--- flow/design.v ---
module mapper #(
    parameter DIM4_WIDTH = 8,  
    parameter DIM3_WIDTH = 8, 
    parameter DIM2_WIDTH = 8,  
    parameter DIM1_WIDTH = 8,
    parameter IDX4_WIDTH = 8,  
    parameter IDX3_WIDTH = 8, 
    parameter IDX2_WIDTH = 8,  
    parameter IDX1_WIDTH = 8,
    parameter ROW_MAJOR = 1,   
    parameter ADDR_WIDTH = 32 
)( 
    input  logic                        clk,            
    input  logic                        rst,            
    input  logic [DIM4_WIDTH - 1:0]     dim4, 
    input  logic [DIM3_WIDTH - 1:0]     dim3, 
    input  logic [DIM2_WIDTH - 1:0]     dim2,
    input  logic [DIM1_WIDTH - 1:0]     dim1,
    input  logic [IDX4_WIDTH - 1:0]     idx4,
    input  logic [IDX3_WIDTH - 1:0]     idx3, 
    input  logic [IDX2_WIDTH - 1:0]     idx2,
    input  logic [IDX1_WIDTH - 1:0]     idx1,
    input  logic [ADDR_WIDTH - 1:0]     base_addr,
    output logic [ADDR_WIDTH - 1:0]     addr
);
    logic [ADDR_WIDTH - 1:0] mult1_result, mult2_result, mult3_result;
    logic [ADDR_WIDTH - 1:0] dim3_dim2_dim1, dim2_dim1;
    logic [ADDR_WIDTH - 1:0] addr_temp;
    generate
        if (ROW_MAJOR) begin : row_major_block
            always_ff @(posedge clk or posedge rst) begin
                if (rst) begin
                    dim2_dim1 <= '0;
                    dim3_dim2_dim1 <= '0;
                end else begin
                    dim2_dim1 <= dim2 * dim1;
                    dim3_dim2_dim1 <= dim3 * dim2 * dim1;
                end
            end
            always_ff @(posedge clk or posedge rst) begin
                if (rst) begin
                    mult1_result <= '0;
                    mult2_result <= '0;
                    mult3_result <= '0;
                end else begin
                    mult1_result <= idx4 * dim3_dim2_dim1;
                    mult2_result <= idx3 * dim2_dim1;
                    mult3_result <= idx2 * dim1;
                end
            end
            always_ff @(posedge clk or posedge rst) begin
                if (rst) begin
                    addr_temp <= '0;
                end else begin
                    addr_temp <= base_addr + mult1_result + mult2_result + mult3_result + idx1;
                end
            end
        end else begin : column_major_block
            always_ff @(posedge clk or posedge rst) begin
                if (rst) begin
                    dim2_dim1 <= '0;
                    dim3_dim2_dim1 <= '0;
                end else begin
                    dim2_dim1 <= dim2 * dim1;
                    dim3_dim2_dim1 <= dim3 * dim2 * dim1;
                end
            end
            always_ff @(posedge clk or posedge rst) begin
                if (rst) begin
                    mult1_result <= '0;
                    mult2_result <= '0;
                    mult3_result <= '0;
                end else begin
                    mult1_result <= idx4 * dim3_dim2_dim1;
                    mult2_result <= idx3 * dim2_dim1;
                    mult3_result <= idx1 * dim2;
                end
            end
            always_ff @(posedge clk or posedge rst) begin
                if (rst) begin
                    addr_temp <= '0;
                end else begin
                    addr_temp <= base_addr + mult1_result + mult2_result + mult3_result + idx2;
                end
            end
        end
    endgenerate
    assign addr = addr_temp;
endmodule
--- flow/run.sh ---
#!/bin/bash
# the make line also repeats each setting of config.mk as NAME=value (left out here)
make -C /OpenROAD-flow-scripts/flow DESIGN_CONFIG=/design/flow/config.mk WORK_HOME=/design/flow/orfs CLKGATE_MAP_FILE= finish
--- flow/config.mk ---
export PLATFORM = sky130hd
export DESIGN_NAME = mapper
export DESIGN_NICKNAME = mapper
export VERILOG_FILES = /design/flow/design.v
export SDC_FILE = /design/flow/constraint.sdc
export NUM_CORES = 4
export LEC_CHECK = 0
export ABC_AREA = 1
export CAP_MARGIN = 25
export CELL_PAD_IN_SITES_DETAIL_PLACEMENT = 1
export CELL_PAD_IN_SITES_GLOBAL_PLACEMENT = 3
export CORE_ASPECT_RATIO = 1.66
export CORE_MARGIN = 3
export CORE_UTILIZATION = 53
export CTS_CLUSTER_DIAMETER = 21
export PLACE_DENSITY_LB_ADDON = 0.06
export SETUP_SLACK_MARGIN = -1.07
export SLEW_MARGIN = 20
export TNS_END_PERCENT = 90
--- flow/constraint.sdc ---
create_clock -name core_clock -period 12.4 [get_ports {clk}]
set_input_delay 2.4800 -clock core_clock [delete_from_list [all_inputs] [get_ports {clk}]]
set_output_delay 2.4800 -clock core_clock [all_outputs]
set_load 0.01 [all_outputs]
==> results.txt, run 1 <==
run metrics: adder-cell area share of the yosys netlist 0.456, Seq cells post-synth 144, Die H 307 um, FP Core Util 0.539, area leader, netlist fa_1, Cell Type Count 28, tool error [ERROR FLW-0024] Place density exceeds 1.0 (current PLACE_DENSITY_LB_ADDON =  0.06). Please check if the value of  PLACE_DENSITY_LB_ADDON is between 0 and 0.99., Yosys Chip Area 28900 um^2, Synth Area in XOR/XNOR 0.0255, Chip Area 57500 um^2, simple share 0.213, top-count cell post-synth nand2_1, Largest logic family adder cells, Post-synth EDFFs 0, status aborted with a tool error, Post-Synth AOI/OAI Area 0.0344, std cell rows 109, Seq share, synth 0.125, Post-synth top cells nand2_1, inv_1, fa_1, mean post-synth cell area 7.45 um^2, core area 53600 um^2, Synth Flop Type dfrtp_1, Post-synth mux share 0, cell count after synthesis 3878, Mapped Area 28900 um^2, Mapped Nets 4756, synth top area cells fa_1, nand2_1, ha_1, Async SR Flop Fraction 1.00, Yosys warnings 1, Die X 187 um, last stage reached global placement without I/O, yosys cell count 3878, top cell type's share of synthesized area 0.315
==> run 2, diff against run 1 <==
ABC_AREA = default   (was 1)
CAP_MARGIN = 20   (was 25)
CELL_PAD_IN_SITES_DETAIL_PLACEMENT = default   (was 1)
CELL_PAD_IN_SITES_GLOBAL_PLACEMENT = default   (was 3)
CORE_ASPECT_RATIO = default   (was 1.66)
CORE_MARGIN = 2   (was 3)
CORE_UTILIZATION = 40   (was 53)
CTS_CLUSTER_DIAMETER = default   (was 21)
PLACE_DENSITY_LB_ADDON = default   (was 0.06)
SETUP_SLACK_MARGIN = default   (was -1.07)
TNS_END_PERCENT = default   (was 90)
clock period = 12.3 ns   (was 12.4 ns; I/O delays follow)
==> run 2 against run 1 <==
Against the previous run: die area is 18% higher; synthesized area is 8.7% lower; the run now finishes clean; synthesized cell count is 28% lower.
==> results.txt, run 2 <==
flow finished, numbers: status complete, no violations, relative slew slack 0.305, drt first pass iters 5, adder-cell area share of the yosys netlist 0.499 (+0.0434), Worst Path Required 12630 ps, CP Launch Type input pin, Synth Area in XOR/XNOR 0.0422 (+0.0167), Total Wirelength 59.6 mm, I/O pin cnt 130, Finished Core Util 0.444, Yosys Chip Area 26400 um^2 (-8.7%), Synth Flop Type dfrtp_1, achievable frequency 90.9 MHz, CTS H-tree lvls 4, Post-Synth AOI/OAI Area 0.0782 (+0.0438), post_cts resized 0, initial DRC count 1008, area leader, netlist fa_1, Seq share, synth 0.137 (+0.0119), Mapped Nets 3652 (-23%), Worst path depth 32, cell count after synthesis 2774 (-28%), first-pass GRT wire length 102 mm, crit share post-route 0.895, Die X 261 um (+39%), Log Warnings 34, grt ovf 0, Chip Area 68000 um^2 (+18%), Post-synth mux share 0.000379 (+0.000379), clk_skew 12.7 ps, mean post-synth cell area 9.51 um^2 (+28%), R2R setup slack 7070 ps, worst reg2reg startpoint dim3_dim2_dim1[8], Post-DRT Antenna Nets 0, CP max FO 16, yosys cell count 2774 (-28%), vias in the first global route 20668, DR vias/cell 5.02, hpwl dp 48.3 mm, Buffers on Ports 121, layout net count 3723, Max Used Layer met5, Post-synth EDFFs 0 (unchanged), final setup fails 0, top-count cell post-synth fa_1, largest net degree at the start of global routing 74, CP most frequent cell fa_1, Clock Latency Late Sink 450 ps, Async SR Flop Fraction 1.00 (unchanged), number of CTS-inserted buffers 17, Setup TNS Final 0 ps, Largest logic family adder cells, Bufs on Longest Clock Path 2, Crit. End Element flop, Worst Max-Slew Pin Slew 1040 ps, GPL Wtd Cong 0.848, Cell Type Count 61 (+120%), Antenna diodes 0, RSZ-0062 raised after global routing no, max cap viols 0, DRC Markers 0, Final Max-Slew Violation Tally 0, hold buffer count at cts 0, std cell rows 94 (-14%), crit path capture dim3_dim2_dim1[23], Yosys warnings 1 (unchanged), simple share 0.168 (-0.0450), met1 wire length 27.6 mm, fin crit period 11010 ps, Vias 18691, gr usage total 0.185, Worst Hold Class flop to flop, Post-synth top cells fa_1, inv_1, and2_1, arrival time at the worst endpoint 11330 ps, Hold Path Cell Cnt 1, routed wl met3 2.47 mm, Hold EP addr_temp[0], CP max-delay cell clkdlybuf4s50_1, post-CTS setup buffer count 0, cells on worst reg2reg path 16, crit-path leading delay family adder cells, Fillers 6232, FP Core Util 0.403 (-0.136), Final Hold Vio Count 0, CTS Root Cell clkbuf_16, area grow syn2layout 10.1%, number of clock sinks 144, initial antenna violation count 2, DR WL/cell 16.0 um, Die H 261 um (-15%), critical path startpoint dim2[2], top cell type's share of synthesized area 0.345 (+0.0300), core area 65500 um^2 (+22%), Seq cells post-synth 144 (unchanged), synth top area cells fa_1, ha_1, dfrtp_1, Worst R2R End mult1_result[30], TritonCTS clock tree yes, met2 wire length 28.9 mm, CP Buf/Inv Count 8, slowest stage delay, CP 870 ps, CP Class input pin to flop, Mapped Area 26400 um^2 (-8.7%), Hold Startpoint mult3_result[0], CTS clock-pin slew for the worst setup and hold paths 70 ps
## run 2: per-layer routing
metal	global-route usage	vias up
met1	0.250	9444
li1	-	8819
met2	0.323	395
met3	0.0210	29
met5	0	-
met4	0.0297	4
## run 2: area by class of cell
type	count	area, um^2	share of cell area
tap	864	1080	0.0372
timing repair buffer	132	1280	0.0442
inverter	453	1710	0.0587
multi-input combinational	2097	20800	0.715
clock buffer	17	425	0.0146
sequential	144	3600	0.124
clock inverter	15	173	0.00594
## run 2: per-stage QoR
step / cells / worst slack (ps) / hold slack, ps / area (um^2)
2_1_floorplan: 2774 / 2320 / 456 / 26400
3_3_place_gp: 3690 / 920 / 470 / 28500
3_5_place_dp: 3690 / 857 / 478 / 28500
4_1_cts: 3722 / 1330 / 497 / 29100
5_1_grt: 3722 / 739 / 519 / 29100
6_report: 3722 / 1290 / 491 / 29100
==> run 3, diff against run 2 <==
ABC_AREA = 1   (was default)
CAP_MARGIN = 10   (was 20)
CORE_UTILIZATION = 72   (was 40)
CTS_CLUSTER_DIAMETER = 221   (was default)
CTS_CLUSTER_SIZE = 31   (was default)
SETUP_SLACK_MARGIN = 1.33   (was default)
clock period = 9.8 ns   (was 12.3 ns; I/O delays follow)
==> run 3 against run 2 <==
Against the previous run: sequential cell count stayed put; die area is 39% lower; cell count is 20% higher; clock-buffer cell count is 1 higher; final area is 8.8% higher; routed wire length is 22% higher; critical endpoint is now dim3_dim2_dim1[14]; utilization is 35 points higher; critical path type unchanged; largest cell class unchanged; first-iteration DRC count is 96% higher; global-route usage is 17 points higher.
==> results.txt, run 3 <==
flow finished, numbers: status complete, no violations, Cell Type Count 28 (-54%), Die H 204 um (-22%), CTS Root Cell clkbuf_16, gr usage total 0.357 (+0.172), Worst R2R End mult2_result[23], Hold Startpoint mult3_result[0], worst reg2reg startpoint dim2_dim1[8], number of CTS-inserted buffers 17 (unchanged), relative slew slack 0.220 (-0.0845), max cap viols 0 (unchanged), Log Warnings 37 (+8.8%), Finished Core Util 0.798 (+0.354), Setup TNS Final 0 ps (unchanged), crit-path leading delay family adder cells, Final Max-Slew Violation Tally 0 (unchanged), clk_skew 19.5 ps (+6.71 ps), I/O pin cnt 130 (unchanged), Hold EP addr_temp[0], Vias 24422 (+31%), hold buffer count at cts 0 (unchanged), Total Wirelength 72.4 mm (+22%), CP most frequent cell fa_1, drt first pass iters 6 (+1), initial antenna violation count 5 (+3), core area 39600 um^2 (-39%), area grow syn2layout 9.42%, top cell type's share of synthesized area 0.315 (-0.0300), Crit. End Element flop, R2R setup slack 5210 ps (-1860 ps), area leader, netlist fa_1, Hold Path Cell Cnt 1 (unchanged), CP max FO 17 (+1), crit path capture dim3_dim2_dim1[14], Mapped Nets 4756 (+30%), CTS clock-pin slew for the worst setup and hold paths 70 ps (about the same), CP Buf/Inv Count 8 (unchanged), number of clock sinks 144 (unchanged), cell count after synthesis 3878 (+40%), std cell rows 73 (-22%), achievable frequency 117 MHz, FP Core Util 0.729 (+0.326), Mapped Area 28900 um^2 (+9.5%), initial DRC count 1973 (+96%), synth top area cells fa_1, nand2_1, ha_1, Yosys warnings 1 (unchanged), Die X 204 um (-22%), crit share post-route 0.873 (-0.0214), Clock Latency Late Sink 450 ps (about the same), Post-Synth AOI/OAI Area 0.0344 (-0.0438), critical path startpoint dim2[0], CP Launch Type input pin, Seq cells post-synth 144 (unchanged), Post-synth EDFFs 0 (unchanged), TritonCTS clock tree yes, Fillers 2767 (-56%), Post-synth mux share 0 (-0.000379), Worst Max-Slew Pin Slew 1170 ps (+126 ps), Synth Area in XOR/XNOR 0.0255 (-0.0167), GPL Wtd Cong 0.915 (+7.9%), Async SR Flop Fraction 1.00 (unchanged), Worst Path Required 10150 ps (-2480 ps), Chip Area 41800 um^2 (-39%), Largest logic family adder cells, grt ovf 0 (unchanged), DRC Markers 0 (unchanged), CP max-delay cell fa_1, vias in the first global route 25491 (+23%), Worst path depth 29 (-9.4%), Synth Flop Type dfrtp_1, Buffers on Ports 121 (unchanged), simple share 0.213 (+0.0450), largest net degree at the start of global routing 91 (+23%), Bufs on Longest Clock Path 2 (unchanged), adder-cell area share of the yosys netlist 0.456 (-0.0434), slowest stage delay, CP 570 ps (-300 ps), Worst Hold Class flop to flop, Post-DRT Antenna Nets 0 (unchanged), arrival time at the worst endpoint 8910 ps (-2420 ps), DR vias/cell 5.47 (+8.9%), fin crit period 8560 ps, Seq share, synth 0.125 (-0.0119), RSZ-0062 raised after global routing yes, layout net count 4803 (+29%), CP Class input pin to flop, Yosys Chip Area 28900 um^2 (+9.5%), top-count cell post-synth nand2_1, first-pass GRT wire length 118 mm (+16%), yosys cell count 3878 (+40%), CTS H-tree lvls 4 (unchanged), mean post-synth cell area 7.45 um^2 (-22%), DR WL/cell 16.2 um (+1.3%), cells on worst reg2reg path 15 (-1), hpwl dp 58.5 mm (+21%), Post-synth top cells nand2_1, inv_1, fa_1, final setup fails 0 (unchanged), Final Hold Vio Count 0 (unchanged)
[run 3: routing by layer]
layer	track usage	up-vias	share of wire
li1	-	11369	-
met3	0.0418	227	0.063
met4	0.135	0	0.038
met5	0	-	0
met2	0.642	942	0.51
met1	0.441	11884	0.39
[run 3: area by class of cell]
cell class	count	area (um^2)	share of cell area
timing repair buffer	158	1470	0.0466
clock buffer	18	439	0.0139
antenna	4	10.0	0.000317
multi-input combinational	2611	21600	0.682
sequential	144	3600	0.114
clock inverter	14	139	0.00439
tap	525	657	0.0208
inverter	993	3730	0.118
[run 3: what timing repair did]
item / 4_1_cts / 5_1_grt
resized: 68 / 112
pin swaps: 14 / 37
setup buffers: 4 / 13
hold endpoints to repair: 0 / 0
endpoints found under the setup margin: 15 / 15
[run 3: metrics by stage]
stage	std cells	area, um^2	worst slack [ps]	hold WS (ps)
finish	4467	31600	1240	553
global route	4467	31600	1010	558
CTS	4450	31300	1340	548
detailed placement	4414	30500	283	532
global placement	4414	30500	419	504
floorplan	3878	29100	1330	456
==> run 4, diff against run 3 <==
ABC_AREA = default   (was 1)
CAP_MARGIN = 20   (was 10)
CORE_UTILIZATION = 58   (was 72)
CTS_CLUSTER_DIAMETER = default   (was 221)
CTS_CLUSTER_SIZE = default   (was 31)
SETUP_SLACK_MARGIN = 0.65   (was 1.33)
clock period = 6.09 ns   (was 9.8 ns; I/O delays follow)
==> run 4 against run 3 <==
Against the previous run: the layout now fails its checks (negative setup slack); routed wire length shrank 12%; non-clock buffer count grew 227; final area grew 1.3%; first-iteration DRC count shrank 48%; global-route usage shrank 7.6 points.
==> results.txt, run 4 <==
flow finished, numbers: status finished with violations, Post-Synth AOI/OAI Area 0.0782 (+0.0438), CTS clock-pin slew for the worst setup and hold paths 70 ps (about the same), first-pass GRT wire length 106 mm (-11%), Finished Core Util 0.709 (-0.0888), Mapped Nets 3652 (-23%), Max Used Layer met5, Yosys Chip Area 26400 um^2 (-8.7%), routed wl met3 3.01 mm (-34%), Post-DRT Antenna Nets 0 (unchanged), largest net degree at the start of global routing 104 (+14%), Die H 217 um (+6.3%), I/O pin cnt 130 (unchanged), Fillers 3486 (+26%), vias in the first global route 21721 (-15%), Async SR Flop Fraction 1.00 (unchanged), Post-synth mux share 0.000379 (+0.000379), CP Buf/Inv Count 10 (+2), crit path capture dim3_dim2_dim1[19], hpwl dp 51.3 mm (-12%), Buffers on Ports 121 (unchanged), Hold Startpoint mult3_result[0], Vias 20165 (-17%), clk_skew 16.1 ps (-3.32 ps), DR WL/cell 17.1 um (+5.5%), min setup slack post-route -2200 ps (-3440 ps), critical path startpoint dim2[4], Seq share, synth 0.137 (+0.0119), fin crit period 8290 ps, number of CTS-inserted buffers 17 (unchanged), Post-synth top cells fa_1, inv_1, and2_1, Hold Path Cell Cnt 1 (unchanged), area grow syn2layout 21.4%, std cell rows 78 (+6.8%), Worst Path Required 6420 ps (-3730 ps), area leader, netlist fa_1, initial antenna violation count 2 (-3), Synth Flop Type dfrtp_1, Clock Latency Late Sink 450 ps (about the same), mean post-synth cell area 9.51 um^2 (+28%), Mapped Area 26400 um^2 (-8.7%), Largest logic family adder cells, drt first pass iters 5 (-1), worst reg2reg startpoint dim2_dim1[3], Synth Area in XOR/XNOR 0.0422 (+0.0167), Chip Area 47200 um^2 (+13%), Die X 217 um (+6.3%), CP Class input pin to flop, met2 wire length 32.0 mm (-13%), yosys cell count 2774 (-28%), Worst path depth 32 (+10%), Final Max-Slew Violation Tally 0 (unchanged), Hold EP addr_temp[0], max cap viols 0 (unchanged), DR vias/cell 5.43 (-0.61%), CP most frequent cell fa_1, CP Launch Type input pin, Worst Max-Slew Pin Slew 887 ps (-279 ps), CP max-delay cell fa_1, top-count cell post-synth fa_1, Yosys warnings 1 (unchanged), simple share 0.168 (-0.0450), adder-cell area share of the yosys netlist 0.499 (+0.0434), achievable frequency 121 MHz, met1 wire length 27.1 mm (-4.5%), grt ovf 0 (unchanged), arrival time at the worst endpoint 8620 ps (-290 ps), hold buffer count at cts 0 (unchanged), relative slew slack 0.408 (+0.188), DRC Markers 0 (unchanged), FP Core Util 0.584 (-0.145), crit-path leading delay family adder cells, Total Wirelength 63.5 mm (-12%), Log Warnings 41 (+11%), Final Hold Vio Count 0 (unchanged), Worst Hold Class flop to flop, Final Non-Filler Cells 3711 (-17%), Worst R2R End mult2_result[23], slowest stage delay, CP 520 ps (-50 ps), Cell Type Count 61 (+120%), top cell type's share of synthesized area 0.345 (+0.0300), gr usage total 0.280 (-0.0765), cells on worst reg2reg path 19 (+4), final setup fails 18 (+18), GPL Wtd Cong 0.898 (-1.8%), pre-CTS setup slack -3040 ps (-3330 ps), Bufs on Longest Clock Path 2 (unchanged), CTS Root Cell clkbuf_16, layout net count 3976 (-17%), SO Viols negative setup slack, cell count after synthesis 2774 (-28%), dpl cells 3636 (-18%), CP max FO 8 (-9), CTS H-tree lvls 4 (unchanged), number of clock sinks 144 (unchanged), initial DRC count 1034 (-48%), Post-synth EDFFs 0 (unchanged), TritonCTS clock tree yes, Seq cells post-synth 144 (unchanged), RSZ-0062 raised after global routing yes, R2R setup slack 1110 ps (-4100 ps), core area 45200 um^2 (+14%), synth top area cells fa_1, ha_1, dfrtp_1, Crit. End Element flop, crit share post-route 1.36 (+0.488), Antenna diodes 0 (-4)
run 4: per-stage QoR:
step                      TNS (ps)  cell area (um^2)  hold WS [ps]
after floorplan             -24460             26900           456
after detailed placement    -44390             30200           510
final                       -26150             32000           532
after global placement      -42420             30200           510
after global routing        -29930             32000           546
after CTS                   -25170             31500           518
run 4: layout make-up:
class                      instances  area (um^2)  share of cell area
tap                              600          751              0.0234
inverter                         453         1710              0.0532
clock inverter                    14          173             0.00539
timing repair buffer             385         3550               0.111
clock buffer                      18          439              0.0137
multi-input combinational       2097        21800               0.681
sequential                       144         3600               0.112
run 4: layer usage:
metal | global-route usage | vias up
li1 | - | 9346
met1 | 0.363 | 10204
met2 | 0.498 | 526
met3 | 0.0366 | 85
met4 | 0.0726 | 4
met5 | 0 | -
run 4: what timing repair did:
item	in CTS	in global routing
gates cloned	3	4
endpoints found under the setup margin	40	45
pin swaps	83	74
endpoints found under the hold margin	0	0
buffers inserted	23	13
gates resized	212	95
==> run 5, diff against run 4 <==
ABC_AREA = 1   (was default)
CORE_UTILIZATION = 61   (was 58)
CTS_CLUSTER_DIAMETER = 375   (was default)
CTS_CLUSTER_SIZE = 100   (was default)
SETUP_SLACK_MARGIN = default   (was 0.65)
clock period = 12.6 ns   (was 6.09 ns; I/O delays follow)
==> run 5 against run 4 <==
Against the previous run: synthesized cell count rose by 40%; utilization shrank 4.4 points; first-iteration DRC count rose by 38%; now clean on timing, DRC and antenna; highest routed layer is now met4; non-clock buffer count decreased by 255; critical path type unchanged.
==> results.txt, run 5 <==
flow finished, numbers: status complete, no violations, hold buffer count at cts 0 (unchanged), Post-synth mux share 0 (-0.000379), R2R setup slack 8110 ps (+7000 ps), Largest logic family adder cells, CTS clock-pin slew for the worst setup and hold paths 70 ps (about the same), Chip Area 49100 um^2 (+4.1%), yosys cell count 3878 (+40%), crit share post-route 0.805 (-0.557), crit path capture dim3_dim2_dim1[23], critical path startpoint dim2[2], std cell rows 79 (+1.3%), CP most frequent cell fa_1, hpwl dp 57.1 mm (+11%), Synth Flop Type dfrtp_1, DR WL/cell 14.8 um (-13%), Crit. End Element flop, dpl cells 4485 (+23%), largest net degree at the start of global routing 77 (-26%), TritonCTS clock tree yes, CTS H-tree lvls 4 (unchanged), layout net count 4775 (+20%), Die X 222 um (+2.0%), slowest stage delay, CP 930 ps (+410 ps), Mapped Nets 4756 (+30%), Seq cells post-synth 144 (unchanged), grt ovf 0 (unchanged), worst reg2reg startpoint dim2_dim1[8], Fillers 4171 (+20%), CP Class input pin to flop, achievable frequency 98.6 MHz, max cap viols 0 (unchanged), drt first pass iters 17 (+12), Buffers on Ports 121 (unchanged), area leader, netlist fa_1, core area 46700 um^2 (+3.3%), Vias 23124 (+15%), first-pass GRT wire length 116 mm (+9.5%), Hold Path Cell Cnt 1 (unchanged), CP max FO 16 (+8), post_cts resized 0 (-100%), gr usage total 0.291 (+0.0106), initial DRC count 1429 (+38%), Yosys Chip Area 28900 um^2 (+9.5%), Post-DRT Antenna Nets 0 (unchanged), final setup fails 0 (-18), FP Core Util 0.619 (+0.0355), Worst Path Required 13000 ps (+6580 ps), Mapped Area 28900 um^2 (+9.5%), Final Hold Vio Count 0 (unchanged), CP max-delay cell clkdlybuf4s50_1, mean post-synth cell area 7.45 um^2 (-22%), Seq share, synth 0.125 (-0.0119), Synth Area in XOR/XNOR 0.0255 (-0.0167), Cell Type Count 28 (-54%), Yosys warnings 1 (unchanged), initial antenna violation count 1 (-1), Post-synth EDFFs 0 (unchanged), Worst Hold Class flop to flop, arrival time at the worst endpoint 10550 ps (+1930 ps), Post-Synth AOI/OAI Area 0.0344 (-0.0438), fin crit period 10140 ps, area grow syn2layout 7.32%, relative slew slack 0.289 (-0.120), top cell type's share of synthesized area 0.315 (-0.0300), CTS Root Cell clkbuf_16, Final Max-Slew Violation Tally 0 (unchanged), cells on worst reg2reg path 15 (-4), RSZ-0062 raised after global routing no, vias in the first global route 24343 (+12%), Setup TNS Final 0 ps (+26150 ps), I/O pin cnt 130 (unchanged), Final Non-Filler Cells 4517 (+22%), simple share 0.213 (+0.0450), DR vias/cell 5.12 (-5.8%), synth top area cells fa_1, nand2_1, ha_1, adder-cell area share of the yosys netlist 0.456 (-0.0434), Post-synth top cells nand2_1, inv_1, fa_1, CP Launch Type input pin, Worst path depth 30 (-6.3%), number of CTS-inserted buffers 17 (unchanged), DRC Markers 0 (unchanged), Die H 222 um (+2.0%), Clock Latency Late Sink 480 ps (+30 ps), CP Buf/Inv Count 8 (-2), crit-path leading delay family adder cells, Hold Startpoint mult3_result[0], Worst Max-Slew Pin Slew 1060 ps (+176 ps), GPL Wtd Cong 0.901 (+0.27%), Total Wirelength 66.9 mm (+5.4%), Async SR Flop Fraction 1.00 (unchanged), number of clock sinks 144 (unchanged), Bufs on Longest Clock Path 2 (unchanged), clk_skew 16.8 ps (+0.678 ps), top-count cell post-synth nand2_1, post-CTS setup buffer count 0 (-100%), Log Warnings 36 (-12%), Hold EP addr_temp[0], Worst R2R End mult2_result[22], cell count after synthesis 3878 (+40%)
[run 5: layout make-up]
| type | instances | area, um^2 | share of cell area |
|---|---|---|---|
| tap | 607 | 759 | 0.0245 |
| clock inverter | 14 | 176 | 0.00569 |
| timing repair buffer | 130 | 1270 | 0.0409 |
| clock buffer | 17 | 425 | 0.0137 |
| inverter | 993 | 3730 | 0.120 |
| sequential | 144 | 3600 | 0.116 |
| antenna | 1 | 2.50 | 0.0000807 |
| multi-input combinational | 2611 | 21100 | 0.679 |
[run 5: metal layers]
layer | global-route usage | routed length [um] | vias up
li1 | - | - | 11318
met1 | 0.379 | 29100 | 11169
met2 | 0.519 | 33600 | 560
met3 | 0.0313 | 3140 | 77
met4 | 0.0752 | 1100 | 0
met5 | 0 | 0 | -
[run 5: per-stage QoR]
step	cell area (um^2)	hold WS [ps]	utilization	setup slack (ps)
3_3_place_gp	30400	462	0.652	2040
6_report	31000	505	0.665	2460
4_1_cts	31000	508	0.665	2480
3_5_place_dp	30400	499	0.652	2020
5_1_grt	31000	528	0.665	1940
2_1_floorplan	28900	456	-	3130
==> run 6, diff against run 5 <==
ABC_AREA = 0   (was 1)
CORE_UTILIZATION = 40   (was 61)
CTS_CLUSTER_DIAMETER = 364   (was 375)
CTS_CLUSTER_SIZE = 99   (was 100)
MAX_ROUTING_LAYER = met4   (was default)
PLACE_DENSITY = 0.83   (was default)
TNS_END_PERCENT = 15   (was default)
clock period = 12.0 ns   (was 12.6 ns; I/O delays follow)
==> run 6 against run 5 <==
Against the previous run: still clean; routed wire length is 12% lower.
==> results.txt, run 6 <==
flow finished, numbers: Seq share, synth 0.137 (+0.0119), crit path capture dim3_dim2_dim1[23], Worst Hold Class flop to flop, Die X 261 um (+18%), post-CTS setup buffer count 0 (unchanged), hpwl dp 48.0 mm (-16%), Async SR Flop Fraction 1.00 (unchanged), Mapped Nets 3652 (-23%), status complete, no violations, crit share post-route 0.901 (+0.0956), vias in the first global route 20625 (-15%), relative slew slack 0.370 (+0.0817), Hold EP addr_temp[0], largest net degree at the start of global routing 94 (+22%), Final Max-Slew Violation Tally 0 (unchanged), Post-synth mux share 0.000379 (+0.000379), Worst R2R End mult2_result[21], Worst path depth 32 (+6.7%), dpl cells 3697 (-18%), DRC Markers 0 (unchanged), final instance area 29100 um^2 (-6.1%), Seq cells post-synth 144 (unchanged), R2R setup slack 6750 ps (-1360 ps), Vias 19237 (-17%), Largest logic family adder cells, TritonCTS clock tree yes, first-pass GRT wire length 101 mm (-13%), Hold Startpoint mult3_result[0], area grow syn2layout 10.4%, slowest stage delay, CP 720 ps (-210 ps), gr usage total 0.187 (-0.104), cell count after synthesis 2774 (-28%), Post-Synth AOI/OAI Area 0.0782 (+0.0438), CP Buf/Inv Count 7 (-1), DR vias/cell 5.15 (+0.64%), number of clock sinks 144 (unchanged), Total Wirelength 58.7 mm (-12%), CTS Root Cell clkbuf_16, synth top area cells fa_1, ha_1, dfrtp_1, arrival time at the worst endpoint 11130 ps (+580 ps), Final Non-Filler Cells 3734 (-17%), fin crit period 10810 ps, Final Hold Vio Count 0 (unchanged), Chip Area 68000 um^2 (+38%), CP Class input pin to flop, Crit. End Element flop, Bufs on Longest Clock Path 2 (unchanged), CP Launch Type input pin, CP max FO 16 (unchanged), Setup TNS Final 0 ps (unchanged), post_cts resized 0 (unchanged), initial antenna violation count 6 (+5), CTS H-tree lvls 4 (unchanged), I/O pin cnt 130 (unchanged), area leader, netlist fa_1, yosys cell count 2774 (-28%), achievable frequency 92.5 MHz, Post-synth EDFFs 0 (unchanged), Synth Area in XOR/XNOR 0.0422 (+0.0167), Hold Path Cell Cnt 1 (unchanged), cells on worst reg2reg path 16 (+1), layout net count 3730 (-22%), CP max-delay cell clkdlybuf4s50_1, critical path startpoint dim2[2], number of CTS-inserted buffers 17 (unchanged), Mapped Area 26400 um^2 (-8.7%), adder-cell area share of the yosys netlist 0.499 (+0.0434), CP most frequent cell fa_1, worst reg2reg startpoint dim2_dim1[3], final setup fails 0 (unchanged), core area 65500 um^2 (+40%), DR WL/cell 15.7 um (+6.2%), crit-path leading delay family adder cells, Cell Type Count 61 (+120%), top-count cell post-synth fa_1, FP Core Util 0.403 (-0.217), mean post-synth cell area 9.51 um^2 (+28%), Post-DRT Antenna Nets 0 (unchanged), initial DRC count 1172 (-18%), GPL Wtd Cong 0.890 (-1.2%), Synth Flop Type dfrtp_1, Buffers on Ports 121 (unchanged), RSZ-0062 raised after global routing no, Yosys Chip Area 26400 um^2 (-8.7%), Worst Path Required 12320 ps (-680 ps), top cell type's share of synthesized area 0.345 (+0.0300), CTS clock-pin slew for the worst setup and hold paths 70 ps (about the same), Post-synth top cells fa_1, inv_1, and2_1, std cell rows 94 (+19%), simple share 0.168 (-0.0450), grt ovf 0 (unchanged), hold buffer count at cts 0 (unchanged), Log Warnings 34 (-5.6%), Clock Latency Late Sink 450 ps (-30 ps), drt first pass iters 6 (-11), max cap viols 0 (unchanged), area post-placement 28500 um^2 (-6.3%), clk_skew 14.7 ps (-2.10 ps), Worst Max-Slew Pin Slew 942 ps (-122 ps), Die H 261 um (+18%), Yosys warnings 1 (unchanged)
-- run 6: final cells by class --
| class | count | area (um^2) |
|---|---|---|
| fillers | 5973 | 36400 |
| diodes | 5 | 12.5 |
| clock buffers | 18 | 429 |
| flip-flops and latches | 144 | 3600 |
| inverters | 453 | 1710 |
| repair buffers | 139 | 1350 |
| clock inverters | 14 | 161 |
| well taps | 864 | 1080 |
| multi-input cells | 2097 | 20800 |
-- run 6: per-layer routing --
metal,share of wire,wire length (um),up-vias,track usage
met5,0,0,-,-
met4,0.014,825,0,0.0403
met3,0.064,3770,71,0.0243
met2,0.50,29200,609,0.323
met1,0.42,24900,9701,0.234
li1,-,-,8856,-
-- run 6: through the flow --
stage	hold slack, ps	worst slack [ps]	util
after floorplan	456	2080	-
after global placement	479	820	0.435
after detailed placement	473	749	0.435
after CTS	498	1200	0.444
after global routing	512	598	0.445
final	491	1190	0.445
==> run 7, diff against run 6 <==
CORE_ASPECT_RATIO = 0.5   (was default)
CORE_MARGIN = 7   (was 2)
CORE_UTILIZATION = 59   (was 40)
CTS_CLUSTER_DIAMETER = 171   (was 364)
HOLD_SLACK_MARGIN = 0.29   (was default)
PLACE_DENSITY = 0.43   (was 0.83)
TNS_END_PERCENT = 5   (was 15)
==> run 7 against run 6 <==
Against the previous run: still clean; maximum frequency grew 0.85%; routed wire length grew 4.2%; critical path depth shrank 2; via count shrank 1.5%; synthesized cell count is the same; non-clock buffer count grew 1; utilization rose by 21 points; final area is 1.3% lower; cell count decreased by 7.5%; global-route usage increased by 6.7 points; clock skew is essentially flat; critical path type unchanged; highest routed layer unchanged.
==> results.txt, run 7 <==
flow finished, numbers: top-count cell post-synth fa_1, simple share 0.168 (unchanged), Antenna diodes 0 (-5), crit path capture dim3_dim2_dim1[17], RSZ-0062 raised after global routing no, min setup slack post-route 1280 ps (+91.4 ps), FP Core Util 0.602 (+0.199), status complete, no violations, Hold Path Cell Cnt 1 (unchanged), CTS H-tree lvls 4 (unchanged), DRC Markers 0 (unchanged), initial DRC count 1174 (+0.17%), clk_skew 14.5 ps (-0.235 ps), Post-synth mux share 0.000379 (unchanged), core area 43800 um^2 (-33%), drt first pass iters 5 (-1), Post-DRT Antenna Nets 0 (unchanged), arrival time at the worst endpoint 10990 ps (-140 ps), yosys cell count 2774 (unchanged), post-CTS setup buffer count 0 (unchanged), TritonCTS clock tree yes, cells on worst reg2reg path 16 (unchanged), area grow syn2layout 8.98%, Final Max-Slew Violation Tally 0 (unchanged), final setup fails 0 (unchanged), DR WL/cell 17.7 um (+13%), crit-path leading delay family adder cells, Vias 18953 (-1.5%), Post-synth top cells fa_1, inv_1, and2_1, CP Launch Type input pin, multi-input logic area 20800 um^2 (unchanged), Post-Synth AOI/OAI Area 0.0782 (unchanged), vias in the first global route 19702 (-4.5%), Final Non-Filler Cells 3454 (-7.5%), critical path startpoint dim2[2], Hold Startpoint mult3_result[0], Total Wirelength 61.2 mm (+4.2%), Worst path depth 30 (-6.3%), gr usage total 0.254 (+0.0665), CP max FO 16 (unchanged), Seq share, synth 0.137 (unchanged), Crit. End Element flop, CP most frequent cell fa_1, hold buffer count at cts 0 (unchanged), CP max-delay cell clkdlybuf4s50_1, worst reg2reg startpoint dim3_dim2_dim1[9], Async SR Flop Fraction 1.00 (unchanged), GPL Wtd Cong 0.889 (-0.10%), Min Hold Slack 539 ps (+47.7 ps), Yosys Chip Area 26400 um^2 (unchanged), crit share post-route 0.893 (-0.00762), Synth Flop Type dfrtp_1, Die X 313 um (+20%), Worst Hold Class flop to flop, Post-synth EDFFs 0 (unchanged), Yosys warnings 1 (unchanged), fin crit period 10720 ps (-91.5 ps), layout net count 3731 (+0.027%), Seq cells post-synth 144 (unchanged), number of CTS-inserted buffers 17 (unchanged), Synth Area in XOR/XNOR 0.0422 (unchanged), R2R setup slack 6870 ps (+120 ps), initial antenna violation count 1 (-5), CP Buf/Inv Count 6 (-1), Cell Type Count 61 (unchanged), DR vias/cell 5.49 (+6.5%), relative slew slack 0.260 (-0.111), Mapped Nets 3652 (unchanged), hpwl dp 49.9 mm (+4.1%), number of clock sinks 144 (unchanged), Worst Max-Slew Pin Slew 1110 ps (+165 ps), Worst Path Required 12280 ps (-40 ps), Fillers 3714 (-38%), cell count after synthesis 2774 (unchanged), pre-CTS setup slack 804 ps (+54.7 ps), Bufs on Longest Clock Path 2 (unchanged), area leader, netlist fa_1, Mapped Area 26400 um^2 (unchanged), Hold EP addr_temp[0], Clock Latency Late Sink 450 ps (about the same), post_cts resized 0 (unchanged), Setup TNS Final 0 ps (unchanged), Die H 164 um (-37%), grt ovf 0 (unchanged), register area 3600 um^2 (unchanged), largest net degree at the start of global routing 75 (-20%), adder-cell area share of the yosys netlist 0.499 (unchanged), Largest logic family adder cells, CP Class input pin to flop, Worst R2R End mult1_result[30], CTS clock-pin slew for the worst setup and hold paths 60 ps (about the same), top cell type's share of synthesized area 0.345 (unchanged), synth top area cells fa_1, ha_1, dfrtp_1, Final Hold Vio Count 0 (unchanged), max cap viols 0 (unchanged), first-pass GRT wire length 101 mm (+0.87%), mean post-synth cell area 9.51 um^2 (unchanged), std cell rows 54 (-43%), dpl cells 3422 (-7.4%), CTS Root Cell clkbuf_16, Chip Area 51200 um^2 (-25%), Buffers on Ports 121 (unchanged), Log Warnings 36 (+5.9%), achievable frequency 93.3 MHz (+0.85%), slowest stage delay, CP 710 ps (about the same), I/O pin cnt 130 (unchanged)
-- run 7: area by class of cell --
cell class	count	share of cell area
Timing Repair Buffer	140	0.0469
Inverter	453	0.0593
Sequential cell	144	0.125
Tap cell	588	0.0256
Clock buffer	19	0.0154
Multi-Input combinational cell	2097	0.723
Clock inverter	13	0.00479
-- run 7: stage by stage --
stage / utilization / instance area (um^2)
3_5_place_dp: 0.643 / 28200
4_1_cts: 0.656 / 28800
6_report: 0.656 / 28800
2_1_floorplan: - / 26400
5_1_grt: 0.656 / 28800
3_3_place_gp: 0.643 / 28200
-- run 7: layer usage --
| layer | wire length, um | GRT usage |
|---|---|---|
| met1 | 29000 | 0.347 |
| met2 | 27900 | 0.402 |
| met3 | 3260 | 0.0404 |
| met4 | 1090 | 0.0568 |
| met5 | 0 | - |
==> run 8, diff against run 7 <==
ABC_AREA = default   (was 0)
CAP_MARGIN = 10   (was 20)
CELL_PAD_IN_SITES_DETAIL_PLACEMENT = 0   (was default)
CORE_ASPECT_RATIO = default   (was 0.5)
CORE_MARGIN = 2   (was 7)
CORE_UTILIZATION = 70   (was 59)
CTS_CLUSTER_DIAMETER = default   (was 171)
CTS_CLUSTER_SIZE = 86   (was 99)
HOLD_SLACK_MARGIN = default   (was 0.29)
MAX_ROUTING_LAYER = default   (was met4)
MIN_ROUTING_LAYER = met1   (was default)
PLACE_DENSITY = default   (was 0.43)
PLACE_DENSITY_LB_ADDON = 0.08   (was default)
SETUP_SLACK_MARGIN = 2.52   (was default)
SLEW_MARGIN = 40   (was 20)
TNS_END_PERCENT = 55   (was 5)
clock period = 8.84 ns   (was 12.0 ns; I/O delays follow)
==> run 8 against run 7 <==
Against the previous run: now fails the layout checks on negative setup slack; first-iteration DRC count increased by 10%; cell count increased by 1.5%; setup slack got worse by 1300 ps; final area increased by 6.3%; utilization increased by 16 points; global-route usage increased by 8.1 points.
==> results.txt, run 8 <==
flow finished, numbers: R2R setup slack 3680 ps (-3190 ps), Hold Path Cell Cnt 1 (unchanged), fin crit period 8900 ps, Worst Max-Slew Pin Slew 684 ps (-423 ps), Post-synth mux share 0.000379 (unchanged), Post-synth top cells fa_1, inv_1, and2_1, Hold Startpoint mult3_result[0], Post-Synth AOI/OAI Area 0.0782 (unchanged), Worst Path Required 9190 ps (-3090 ps), TritonCTS clock tree yes, CTS Root Cell clkbuf_16, Seq cells post-synth 144 (unchanged), layout net count 3859 (+3.4%), drt first pass iters 6 (+1), cell count after synthesis 2774 (unchanged), CP most frequent cell fa_1, worst reg2reg startpoint dim2_dim1[3], Total Wirelength 63.2 mm (+3.3%), status finished with violations, Mapped Area 26400 um^2 (unchanged), CP Launch Type input pin, mean post-synth cell area 9.51 um^2 (unchanged), Post-synth EDFFs 0 (unchanged), Mapped Nets 3652 (unchanged), CTS H-tree lvls 4 (unchanged), number of CTS-inserted buffers 17 (unchanged), number of clock sinks 144 (unchanged), area post-placement 29000 um^2 (+3.1%), Yosys Chip Area 26400 um^2 (unchanged), I/O pin cnt 130 (unchanged), top-count cell post-synth fa_1, Buffers on Ports 121 (unchanged), Final Max-Slew Violation Tally 0 (unchanged), adder-cell area share of the yosys netlist 0.499 (unchanged), Synth Area in XOR/XNOR 0.0422 (unchanged), initial antenna violation count 0 (-1), CP Class input pin to flop, area leader, netlist fa_1, min setup slack post-route -63.0 ps (-1350 ps), Final Hold Vio Count 0 (unchanged), clk_skew 12.0 ps (-2.47 ps), grt ovf 0 (unchanged), hold buffer count at cts 0 (unchanged), std cell rows 71 (+31%), final setup fails 1 (+1), CP Buf/Inv Count 8 (+2), slowest stage delay, CP 580 ps (-130 ps), Hold EP addr_temp[0], SO Viols negative setup slack, yosys cell count 2774 (unchanged), Post-DRT Antenna Nets 0 (unchanged), CP max FO 8 (-8), CP max-delay cell fa_1, crit path capture dim3_dim2_dim1[23], Worst Hold Class flop to flop, Chip Area 39300 um^2 (-23%), FP Core Util 0.706 (+0.104), final instance area 30600 um^2 (+6.3%), vias in the first global route 21844 (+11%), cells on worst reg2reg path 16 (unchanged), Async SR Flop Fraction 1.00 (unchanged), relative slew slack 0.544 (+0.284), Worst path depth 32 (+6.7%), Crit. End Element flop, Finished Core Util 0.817 (+0.162), DR WL/cell 18.0 um (+1.7%), core area 37400 um^2 (-15%), first-pass GRT wire length 104 mm (+2.1%), hpwl dp 48.8 mm (-2.3%), area grow syn2layout 15.9%, Yosys warnings 1 (unchanged), Die H 198 um (+21%), DRC Markers 0 (unchanged), arrival time at the worst endpoint 9250 ps (-1740 ps), Die X 198 um (-37%), Cell Type Count 61 (unchanged), GPL Wtd Cong 0.910 (+2.3%), DR vias/cell 5.75 (+4.7%), achievable frequency 112 MHz, Log Warnings 37 (+2.8%), Seq share, synth 0.137 (unchanged), Worst R2R End mult2_result[21], largest net degree at the start of global routing 90 (+20%), gr usage total 0.334 (+0.0807), critical path startpoint dim2[3], simple share 0.168 (unchanged), Synth Flop Type dfrtp_1, top cell type's share of synthesized area 0.345 (unchanged), synth top area cells fa_1, ha_1, dfrtp_1, initial DRC count 1292 (+10%), Final Non-Filler Cells 3506 (+1.5%), Clock Latency Late Sink 450 ps (about the same), RSZ-0062 raised after global routing yes, Largest logic family adder cells, dpl cells 3439 (+0.50%), crit-path leading delay family adder cells, Bufs on Longest Clock Path 2 (unchanged), CTS clock-pin slew for the worst setup and hold paths 70 ps (about the same), pre-CTS setup slack -1020 ps (-1820 ps), Vias 20146 (+6.3%), crit share post-route 1.01 (+0.114), max cap viols 0 (unchanged)
## run 8: timing repair
item                                    in CTS  in global routing
buffers inserted                            26                  8
pin swaps                                   99                 86
gates resized                              218                 98
hold endpoints to repair                     0                  0
endpoints found under the setup margin      43                 27
## run 8: final cells by class
class	instances	area (um^2)
diodes	1	2.50
clock buffers	18	429
clock inverters	14	204
fillers	2256	6830
inverters	453	1710
multi-input cells	2097	21600
flip-flops and latches	144	3600
well taps	511	639
repair buffers	268	2340
## run 8: metrics by stage
stage	TNS [ps]	hold WS, ps
floorplan	0	456
detailed placement	-7470	479
finish	-63.0	497
CTS	-39.6	494
global placement	-5860	477
global route	-1020	524
## run 8: routing by layer
metal	global-route usage	vias up	part of all wire
li1	-	9100	-
met1	0.412	10145	0.40
met2	0.603	749	0.51
met3	0.0475	152	0.061
met4	0.114	0	0.034
met5	0	-	0
==> run 9, diff against run 8 <==
CAP_MARGIN = 20   (was 10)
CELL_PAD_IN_SITES_DETAIL_PLACEMENT = default   (was 0)
CORE_UTILIZATION = 72   (was 70)
CTS_CLUSTER_SIZE = default   (was 86)
MIN_ROUTING_LAYER = default   (was met1)
PLACE_DENSITY = 0.37   (was default)
PLACE_DENSITY_LB_ADDON = default   (was 0.08)
SETUP_SLACK_MARGIN = default   (was 2.52)
SLEW_MARGIN = 20   (was 40)
TNS_END_PERCENT = default   (was 55)
clock period = 12.4 ns   (was 8.84 ns; I/O delays follow)
==> run 9 against run 8 <==
Against the previous run: non-clock buffer count fell by 136; sequential cell count did not move; utilization fell by 3.1 points; routed wire length fell by 7.7%; register-to-register slack improved by 3500 ps; die area fell by 2.7%; global-route usage fell by 0.36 points; largest cell class unchanged; clock-buffer cell count fell by 1; final area fell by 6.5%; synthesized area did not move; now clean on timing, DRC and antenna; highest routed layer unchanged.
==> results.txt, run 9 <==
flow finished, numbers: status complete, no violations, adder-cell area share of the yosys netlist 0.499 (unchanged), DRC Markers 0 (unchanged), Chip Area 38200 um^2 (-2.7%), top-count cell post-synth fa_1, mean post-synth cell area 9.51 um^2 (unchanged), cell count after synthesis 2774 (unchanged), Hold EP addr_temp[0], area leader, netlist fa_1, Yosys warnings 1 (unchanged), Synth Flop Type dfrtp_1, hpwl dp 46.8 mm (-4.0%), initial DRC count 1266 (-2.0%), layout net count 3723 (-3.5%), Die X 195 um (-1.4%), Setup TNS Final 0 ps (+63.0 ps), Worst path depth 31 (-3.1%), CP Class input pin to flop, Cell Type Count 61 (unchanged), Largest logic family adder cells, Buffers on Ports 121 (unchanged), Final Hold Vio Count 0 (unchanged), max cap viols 0 (unchanged), Seq cells post-synth 144 (unchanged), Post-Synth AOI/OAI Area 0.0782 (unchanged), Post-DRT Antenna Nets 0 (unchanged), crit share post-route 0.877 (-0.131), Mapped Nets 3652 (unchanged), Vias 19444 (-3.5%), critical path startpoint dim2[3], Worst Hold Class flop to flop, post-CTS setup buffer count 0 (-100%), yosys cell count 2774 (unchanged), RSZ-0062 raised after global routing no, relative slew slack 0.282 (-0.262), Final Max-Slew Violation Tally 0 (unchanged), CP Buf/Inv Count 6 (-2), GPL Wtd Cong 0.893 (-1.9%), Worst Path Required 12730 ps (+3540 ps), CP max-delay cell clkdlybuf4s50_1, largest net degree at the start of global routing 86 (-4.4%), Log Warnings 36 (-2.7%), Synth Area in XOR/XNOR 0.0422 (unchanged), Seq share, synth 0.137 (unchanged), drt first pass iters 5 (-1), simple share 0.168 (unchanged), area grow syn2layout 8.27%, Die H 195 um (-1.4%), Final Non-Filler Cells 3328 (-5.1%), Bufs on Longest Clock Path 2 (unchanged), first-pass GRT wire length 101 mm (-2.3%), top cell type's share of synthesized area 0.345 (unchanged), slowest stage delay, CP 730 ps (+150 ps), cells on worst reg2reg path 17 (+1), DR WL/cell 17.5 um (-2.8%), grt ovf 0 (unchanged), Clock Latency Late Sink 440 ps (about the same), post_cts resized 0 (-100%), Post-synth top cells fa_1, inv_1, and2_1, dpl cells 3294 (-4.2%), core area 36300 um^2 (-2.8%), R2R setup slack 7160 ps (+3480 ps), CTS Root Cell clkbuf_16, Fillers 2438 (+8.1%), Total Wirelength 58.3 mm (-7.7%), Hold Startpoint mult3_result[0], gr usage total 0.331 (-0.00365), synth top area cells fa_1, ha_1, dfrtp_1, fin crit period 10870 ps, hold buffer count at cts 0 (unchanged), Post-synth mux share 0.000379 (unchanged), initial antenna violation count 1 (+1), worst reg2reg startpoint dim2_dim1[5], clk_skew 14.0 ps (+2.01 ps), I/O pin cnt 130 (unchanged), Min Hold Slack 550 ps (+52.9 ps), Worst Max-Slew Pin Slew 1070 ps (+390 ps), CP Launch Type input pin, CP max FO 16 (+8), achievable frequency 92.0 MHz, number of CTS-inserted buffers 17 (unchanged), Worst R2R End mult2_result[23], Async SR Flop Fraction 1.00 (unchanged), vias in the first global route 21563 (-1.3%), CP most frequent cell fa_1, Post-synth EDFFs 0 (unchanged), final setup fails 0 (-1), Mapped Area 26400 um^2 (unchanged), FP Core Util 0.726 (+0.0204), Hold Path Cell Cnt 1 (unchanged), TritonCTS clock tree yes, arrival time at the worst endpoint 11200 ps (+1950 ps), CTS clock-pin slew for the worst setup and hold paths 70 ps (about the same), CTS H-tree lvls 4 (unchanged), Yosys Chip Area 26400 um^2 (unchanged), crit-path leading delay family adder cells, crit path capture dim3_dim2_dim1[23], number of clock sinks 144 (unchanged), Crit. End Element flop, std cell rows 70 (-1.4%), DR vias/cell 5.84 (+1.7%)
==> run 9: layout make-up <==
type / instances / area [um^2] / share of cell area
Multi-Input combinational cell: 2097 / 20800 / 0.727
Clock buffer: 17 / 425 / 0.0149
Clock inverter: 15 / 173 / 0.00604
Sequential cell: 144 / 3600 / 0.126
Inverter: 453 / 1710 / 0.0597
Tap cell: 468 / 586 / 0.0205
Antenna cell: 2 / 5.00 / 0.000175
Timing Repair Buffer: 132 / 1290 / 0.0451
==> run 9: per-stage QoR <==
step | area [um^2] | util | worst slack, ps
after floorplan | 26400 | - | 2400
after global placement | 28000 | 0.770 | 1240
after detailed placement | 28000 | 0.770 | 1070
after CTS | 28600 | 0.786 | 1520
after global routing | 28600 | 0.786 | 972
final | 28600 | 0.786 | 1530
==> run 9: per-layer routing <==
layer | wire, um | share of wire | up-vias | track usage
li1 | - | - | 8839 | -
met1 | 24000 | 0.41 | 9762 | 0.422
met4 | 1390 | 0.024 | 0 | 0.112
met2 | 29200 | 0.50 | 713 | 0.579
met5 | 0 | 0 | - | 0
met3 | 3740 | 0.064 | 130 | 0.0516
==> run 10, diff against run 9 <==
CAP_MARGIN = 10   (was 20)
CTS_CLUSTER_DIAMETER = 221   (was default)
CTS_CLUSTER_SIZE = 35   (was default)
PLACE_DENSITY = default   (was 0.37)
SETUP_SLACK_MARGIN = 2.29   (was default)
clock period = 8.3 ns   (was 12.4 ns; I/O delays follow)
==> run 10 against run 9 <==
Against the previous run: now fails the layout checks on negative setup slack; utilization grew 6.0 points; synthesized cell count is the same; hold slack gained 49 ps; register-to-register slack lost 3900 ps; die area is the same; critical endpoint is now dim3_dim2_dim1[20]; largest cell class unchanged.
==> results.txt, run 10 <==
flow finished, numbers: status finished with violations, SO Viols negative setup slack, Final Hold Vio Count 0 (unchanged), Hold EP addr_temp[0], Async SR Flop Fraction 1.00 (unchanged), Worst Hold Class flop to flop, Finished Core Util 0.846 (+0.0602), initial DRC count 1247 (-1.5%), number of clock sinks 144 (unchanged), area leader, netlist fa_1, Post-synth top cells fa_1, inv_1, and2_1, top cell type's share of synthesized area 0.345 (unchanged), Largest logic family adder cells, layout net count 3881 (+4.2%), crit path capture dim3_dim2_dim1[20], RSZ-0062 raised after global routing yes, hpwl dp 49.4 mm (+5.5%), gr usage total 0.353 (+0.0220), Synth Flop Type dfrtp_1, CP Buf/Inv Count 11 (+5), slowest stage delay, CP 580 ps (-150 ps), I/O pin cnt 130 (unchanged), grt ovf 0 (unchanged), simple share 0.168 (unchanged), CP max FO 8 (-8), hold buffer count at cts 0 (unchanged), core area 36300 um^2 (unchanged), CP Class input pin to flop, drt first pass iters 5 (unchanged), vias in the first global route 22341 (+3.6%), first-pass GRT wire length 107 mm (+6.2%), Hold Path Cell Cnt 2 (+1), Vias 20539 (+5.6%), cells on worst reg2reg path 16 (-1), DRC Markers 0 (unchanged), Yosys Chip Area 26400 um^2 (unchanged), Post-Synth AOI/OAI Area 0.0782 (unchanged), area grow syn2layout 16.6%, top-count cell post-synth fa_1, clk_skew 9.61 ps (-4.40 ps), Chip Area 38200 um^2 (unchanged), FP Core Util 0.726 (unchanged), Hold Startpoint mult2_result[0], dpl cells 3398 (+3.2%), Die H 195 um (unchanged), CP most frequent cell fa_1, DR WL/cell 18.7 um (+6.6%), synth top area cells fa_1, ha_1, dfrtp_1, Clock Latency Late Sink 430 ps (about the same), Bufs on Longest Clock Path 2 (unchanged), Post-synth EDFFs 0 (unchanged), critical path startpoint dim2[4], area post-placement 29100 um^2 (+4.1%), Mapped Nets 3652 (unchanged), Synth Area in XOR/XNOR 0.0422 (unchanged), Worst Path Required 8650 ps (-4080 ps), Final Non-Filler Cells 3486 (+4.7%), fin crit period 9020 ps, Post-synth mux share 0.000379 (unchanged), crit-path leading delay family adder cells, largest net degree at the start of global routing 82 (-4.7%), final setup fails 11 (+11), CP max-delay cell fa_1, max cap viols 0 (unchanged), Worst path depth 34 (+9.7%), adder-cell area share of the yosys netlist 0.499 (unchanged), Buffers on Ports 121 (unchanged), cell count after synthesis 2774 (unchanged), Seq share, synth 0.137 (unchanged), achievable frequency 111 MHz, Log Warnings 39 (+8.3%), number of CTS-inserted buffers 17 (unchanged), Cell Type Count 61 (unchanged), GPL Wtd Cong 0.902 (+1.0%), CTS clock-pin slew for the worst setup and hold paths 60 ps (about the same), Die X 195 um (unchanged), mean post-synth cell area 9.51 um^2 (unchanged), R2R setup slack 3230 ps (-3930 ps), Worst Max-Slew Pin Slew 745 ps (-329 ps), DR vias/cell 5.89 (+0.84%), Worst R2R End mult2_result[21], crit share post-route 1.09 (+0.210), arrival time at the worst endpoint 9360 ps (-1840 ps), relative slew slack 0.503 (+0.222), CTS Root Cell clkbuf_16, min setup slack post-route -717 ps (-2250 ps), CTS H-tree lvls 4 (unchanged), initial antenna violation count 3 (+2), Yosys warnings 1 (unchanged), CP Launch Type input pin, TritonCTS clock tree yes, Mapped Area 26400 um^2 (unchanged), Final Max-Slew Violation Tally 0 (unchanged), Total Wirelength 65.2 mm (+12%), final instance area 30800 um^2 (+7.7%), Post-DRT Antenna Nets 0 (unchanged), Crit. End Element flop, std cell rows 70 (unchanged), worst reg2reg startpoint dim2_dim1[3], Seq cells post-synth 144 (unchanged), yosys cell count 2774 (unchanged)
-- run 10: metrics by stage --
step	setup slack, ps	hold slack (ps)	TNS, ps
floorplan	-321	456	-1060
global placement	-1190	582	-11150
detailed placement	-1350	598	-12780
CTS	-572	606	-2700
global route	-947	634	-7670
finish	-717	599	-5160
-- run 10: layout make-up --
class                   count  area (um^2)
clock inverters            11          109
clock buffers              21          450
flip-flops and latches    144         3600
diodes                      2         5.00
inverters                 453         1710
multi-input cells        2097        21700
fillers                  2039         5590
repair buffers            290         2620
well taps                 468          586
-- run 10: per-layer routing --
layer,vias to the layer above,share of wire,global-route usage
li1,9156,-,-
met3,223,0.074,0.0584
met2,960,0.51,0.633
met1,10200,0.38,0.431
met4,0,0.037,0.128
met5,-,0,0
-- run 10: what timing repair did --
item / in CTS / in global routing
resized: 260 / 104
setup buffers: 38 / 16
endpoints found under the setup margin: 57 / 34
hold endpoints to repair: 0 / 0
pin swaps: 89 / 87
==> run 11, diff against run 10 <==
ABC_AREA = 0   (was default)
CAP_MARGIN = 0   (was 10)
CORE_ASPECT_RATIO = 0.5   (was default)
CTS_CLUSTER_DIAMETER = 400   (was 221)
CTS_CLUSTER_SIZE = 10   (was 35)
HOLD_SLACK_MARGIN = 0.3   (was default)
PLACE_DENSITY = 0.35   (was default)
SETUP_SLACK_MARGIN = 0.83   (was 2.29)
TNS_END_PERCENT = 40   (was default)
clock period = 6.37 ns   (was 8.3 ns; I/O delays follow)
==> run 11 against run 10 <==
Against the previous run: the layout still fails its checks (negative setup slack); final area rose by 2.2%; routed wire length rose by 10%; setup slack got worse by 1500 ps; sequential share of layout area fell by 0.25 points; utilization rose by 2.7 points; critical path type unchanged; critical endpoint is now dim3_dim2_dim1[23]; highest routed layer unchanged.
==> results.txt, run 11 <==
flow finished, numbers: adder-cell area share of the yosys netlist 0.499 (unchanged), Mapped Nets 3652 (unchanged), Post-DRT Antenna Nets 0 (unchanged), Bufs on Longest Clock Path 2 (unchanged), crit path capture dim3_dim2_dim1[23], Yosys Chip Area 26400 um^2 (unchanged), top cell type's share of synthesized area 0.345 (unchanged), std cell rows 49 (-30%), Chip Area 38300 um^2 (+0.24%), largest net degree at the start of global routing 101 (+23%), TritonCTS clock tree yes, relative slew slack 0.346 (-0.157), Vias 21146 (+3.0%), CP most frequent cell fa_1, final setup fails 18 (+7), CTS H-tree lvls 4 (unchanged), CP Buf/Inv Count 7 (-4), mean post-synth cell area 9.51 um^2 (unchanged), Final Non-Filler Cells 3545 (+1.7%), arrival time at the worst endpoint 8940 ps (-420 ps), CP Launch Type input pin, grt ovf 0 (unchanged), RSZ-0062 raised after global routing yes, synth top area cells fa_1, ha_1, dfrtp_1, Worst Hold Class flop to flop, DRC Markers 0 (unchanged), Clock Latency Late Sink 460 ps (+30 ps), DR WL/cell 20.3 um (+8.5%), GPL Wtd Cong 0.963 (+6.8%), first-pass GRT wire length 113 mm (+5.2%), Total Wirelength 71.9 mm (+10%), Post-Synth AOI/OAI Area 0.0782 (unchanged), slowest stage delay, CP 540 ps (-40 ps), drt first pass iters 6 (+1), core area 36000 um^2 (-0.99%), Worst Max-Slew Pin Slew 981 ps (+236 ps), cells on worst reg2reg path 17 (+1), Hold EP addr_temp[0], Hold Startpoint mult3_result[0], initial antenna violation count 0 (-3), critical path startpoint dim2[2], I/O pin cnt 130 (unchanged), Post-synth EDFFs 0 (unchanged), R2R setup slack 1450 ps (-1780 ps), Fillers 1793 (-12%), min setup slack post-route -2180 ps (-1460 ps), simple share 0.168 (unchanged), area leader, netlist fa_1, crit-path leading delay family adder cells, Buffers on Ports 121 (unchanged), initial DRC count 1621 (+30%), CP max-delay cell fa_1, area grow syn2layout 19.1%, Worst R2R End mult1_result[30], Finished Core Util 0.873 (+0.0269), FP Core Util 0.733 (+0.00724), dpl cells 3480 (+2.4%), Final Max-Slew Violation Tally 0 (unchanged), Antenna diodes 0 (-2), SO Viols negative setup slack, Final Hold Vio Count 0 (unchanged), status finished with violations, Post-synth top cells fa_1, inv_1, and2_1, yosys cell count 2774 (unchanged), CP Class input pin to flop, cell count after synthesis 2774 (unchanged), crit share post-route 1.34 (+0.256), Seq share, synth 0.137 (unchanged), Log Warnings 41 (+5.1%), Async SR Flop Fraction 1.00 (unchanged), Die H 139 um (-29%), Cell Type Count 61 (unchanged), worst reg2reg startpoint dim3_dim2_dim1[9], CTS Root Cell clkbuf_16, top-count cell post-synth fa_1, Seq cells post-synth 144 (unchanged), Worst Path Required 6760 ps (-1890 ps), hold buffer count at cts 0 (unchanged), Synth Flop Type dfrtp_1, Post-synth mux share 0.000379 (unchanged), fin crit period 8550 ps, number of clock sinks 144 (unchanged), CTS clock-pin slew for the worst setup and hold paths 70 ps (about the same), DR vias/cell 5.97 (+1.2%), Hold Path Cell Cnt 1 (-1), CP max FO 7 (-1), Die X 275 um (+41%), Yosys warnings 1 (unchanged), multi-input logic area 21900 um^2 (+0.94%), vias in the first global route 22833 (+2.2%), max cap viols 0 (unchanged), achievable frequency 117 MHz, layout net count 3926 (+1.2%), Synth Area in XOR/XNOR 0.0422 (unchanged), number of CTS-inserted buffers 17 (unchanged), hpwl dp 53.2 mm (+7.6%), register area 3600 um^2 (unchanged), clk_skew 17.1 ps (+7.47 ps), Worst path depth 31 (-8.8%), Mapped Area 26400 um^2 (unchanged), gr usage total 0.377 (+0.0248), Largest logic family adder cells, Crit. End Element flop
-- run 11: layout make-up --
type,count,area share
inverter,453,0.0544
timing repair buffer,335,0.0950
multi-input combinational,2097,0.696
clock inverter,15,0.00673
sequential,144,0.115
clock buffer,17,0.0135
tap,484,0.0193
-- run 11: routing by layer --
| metal | vias up | track usage | wire length (um) |
|---|---|---|---|
| li1 | 9248 | - | - |
| met4 | 0 | 0.142 | 3070 |
| met3 | 258 | 0.0761 | 5670 |
| met2 | 1039 | 0.637 | 35000 |
| met5 | - | 0 | 0 |
| met1 | 10601 | 0.485 | 28100 |
-- run 11: timing repair --
item,in CTS,in global routing
pin swaps,83,97
setup buffers,27,6
hold endpoints to repair,0,0
resized,210,126
setup endpoints to repair,44,42
-- run 11: metrics by stage --
step           worst slack (ps)  hold slack [ps]  cell area (um^2)  setup TNS (ps)
2_1_floorplan             -1860              456             26700          -21680
3_3_place_gp              -2650              514             29500          -38800
3_5_place_dp              -2840              499             29500          -41460
4_1_cts                   -1860              531             30900          -22910
5_1_grt                   -2340              533             31400          -29870
6_report                  -2180              517             31400          -26860
